Setup of exp/lagoon:
Design sdram_logger, start of the top module:
module sdram_logger (
    input         clk,           
    input         rst_n,         
    input  [23:0] timestamp,     
    input  [79:0] geig_data,     
    input  [79:0] mag_data,      
    input         next_byte,     
    input  [15:0] sdram_dq_in,   
    output [15:0] sdram_dq_out,  
    output        sdram_dq_oe,   
    output [12:0] sdram_a,
    output [1:0]  sdram_ba,
    output        sdram_clk_en,
    output        sdram_cke,
    output        sdram_cs,
    output        sdram_ras,
    output        sdram_cas,
    output        sdram_we,
    output        sdram_dqml,
    output        sdram_dqmu,
    output [7:0]  byte_out       
);
wire        sdram_status;
wire [15:0] data_read;
wire        next_read, next_write, read_cmd;
wire [15:0] mc_data_out;
wire [1:0]  mc_ba_out, mc_cmd_out;
wire [8:0]  mc_col_out;
wire [12:0] mc_row_out;
wire [1:0]  ba_read, ba_write;
wire [8:0]  col_read, col_write;
wire [12:0] row_read, row_write;
memory_controller memory_controller_0(
    .CLK_48MHZ    ( clk ),
    .RESET        ( rst_n ),
    .SDRAM_STATUS ( sdram_status ),
    .READ_CMD     ( read_cmd ),
    .GEIG_DATA    ( geig_data ),
    .MAG_DATA     ( mag_data ),
    .BA_READ      ( ba_read ),
    .COL_READ     ( col_read ),
    .ROW_READ     ( row_read ),
    .BA_WRITE     ( ba_write ),
    .COL_WRITE    ( col_write ),
    .ROW_WRITE    ( row_write ),
    .NEXT_READ    ( next_read ),
    .NEXT_WRITE   ( next_write ),
    .DATA_OUT     ( mc_data_out ),
    .BA_OUT       ( mc_ba_out ),
    .COL_OUT      ( mc_col_out ),
    .ROW_OUT      ( mc_row_out ),
    .CMD_OUT      ( mc_cmd_out )
);
read_address_traversal read_address_traversal_0(
    .CLK          ( clk ),
    .NEXT         ( next_read ),
    .RESET        ( rst_n ),
    .BA_READ_OUT  ( ba_read ),
    .ROW_READ_OUT ( row_read ),
    .COL_READ_OUT ( col_read )
);
write_address_traversal write_address_traversal_0(
    .CLK           ( clk ),
    .RESET         ( rst_n ),
    .NEXT          ( next_write ),
    .BA_WRITE_OUT  ( ba_write ),
    .ROW_WRITE_OUT ( row_write ),
    .COL_WRITE_OUT ( col_write )
  ...
For scale: ~660 flip-flops, roughly 250 I/O pins, about 0.033 sq mm of cells after synthesis.
make LEC_CHECK=0 ABC_AREA=0 CAP_MARGIN=10 CELL_PAD_IN_SITES_DETAIL_PLACEMENT=0 CELL_PAD_IN_SITES_GLOBAL_PLACEMENT=0 CORE_ASPECT_RATIO=0.92 CORE_MARGIN=2 CORE_UTILIZATION=69 CTS_CLUSTER_SIZE=37 GPL_ROUTABILITY_DRIVEN=0 HOLD_SLACK_MARGIN=0.28 MAX_ROUTING_LAYER=met5 SLEW_MARGIN=20 finish   # period 6.42 ns
run.sh (not shown) runs the stock make flow with config.mk's settings and CLKGATE_MAP_FILE=.
The flow completed for exp/lagoon, but it is not clean: the layout still shows negative setup slack.
Here is what was changed in the inputs of exp/indigo compared with exp/lagoon.
- CTS_CLUSTER_SIZE removed (was 37)
- CORE_ASPECT_RATIO removed (was 0.92)
- CORE_UTILIZATION changed from 69 to 55
- GPL_ROUTABILITY_DRIVEN removed (was 0)
- CELL_PAD_IN_SITES_GLOBAL_PLACEMENT removed (was 0)
- CAP_MARGIN changed from 10 to 20
- HOLD_SLACK_MARGIN removed (was 0.28)
- MAX_ROUTING_LAYER removed (was met5)
- CELL_PAD_IN_SITES_DETAIL_PLACEMENT removed (was 0)
- ABC_AREA removed (was 0)
- the clock period (ns, I/O delays scaled along) changed from 6.42 to 13.1
Notes after the runs:
- Lower static power due to leakage among exp/lagoon and exp/indigo: exp/indigo
- Cell area sits lower in exp/indigo than in exp/lagoon.
- Summary of exp/indigo over exp/lagoon: part of the power in the clock network +0.2 points, final wirelength shrank by 2.4 mm, number of non-clock buffers in the layout dropped 139, total negative slack has increased, final cell count went up by 0.41%.
- Summary — switching share of power, exp/indigo relative to exp/lagoon: higher, by 0.61 points.
- exp/indigo: flow completed, timing, DRC and antenna clean
- Smallest setup slack after layout, exp/lagoon and exp/indigo, higher one = exp/indigo.
- Against exp/lagoon, exp/indigo reports a global-route usage that is lower.
- The proportion of cell area spent on the clock network in exp/indigo was higher than what exp/lagoon gave.
Inputs modified between exp/indigo and exp/onyx:
- CORE_UTILIZATION: 55 -> 40
- the clock period (ns, I/O delays scaled along): 13.1 -> 14.0
--- outcome ---
exp/onyx completed end to end with timing, DRC and antenna clean. Diff exp/onyx and exp/indigo: clock network area share higher in exp/onyx. Against exp/indigo, exp/onyx comes in 280 ps higher on worst slack at placement. Diff exp/indigo -> exp/onyx | tap cell instance count | increase of about 40%.
The inputs of exp/cedar differ from those of exp/onyx as listed below.
- setting GPL_ROUTABILITY_DRIVEN to 0 for the first time
- setting SETUP_SLACK_MARGIN to 4.07 for the first time
- setting CELL_PAD_IN_SITES_DETAIL_PLACEMENT to 2 for the first time
- changing CAP_MARGIN from 20 to 15
- setting GPL_TIMING_DRIVEN to 0 for the first time
### Flow results
exp/cedar: done, clean on timing, DRC and antenna
On exp/cedar: initial detailed-routing violation count is 86% higher than what exp/onyx gave.
Measured against each other, exp/onyx and exp/cedar differ in total power of the final layout, the higher figure coming from exp/cedar.
Of exp/onyx and exp/cedar, exp/onyx shows the lower critical-path maximum fanout, with exp/cedar above it.
exp/cedar against exp/onyx: clock network fraction of design power picked up an extra 1.4 points; wire length of the first global-routing pass rose 70%; final worst setup slack has increased; portion of the layout cell area used by non-clock buffers higher; multi-input gate share of total cell area saw a decrease.
On via count of the first global-routing pass: exp/cedar sits above exp/onyx.
No activity file was given, so power comes from the tool's default toggle rates.
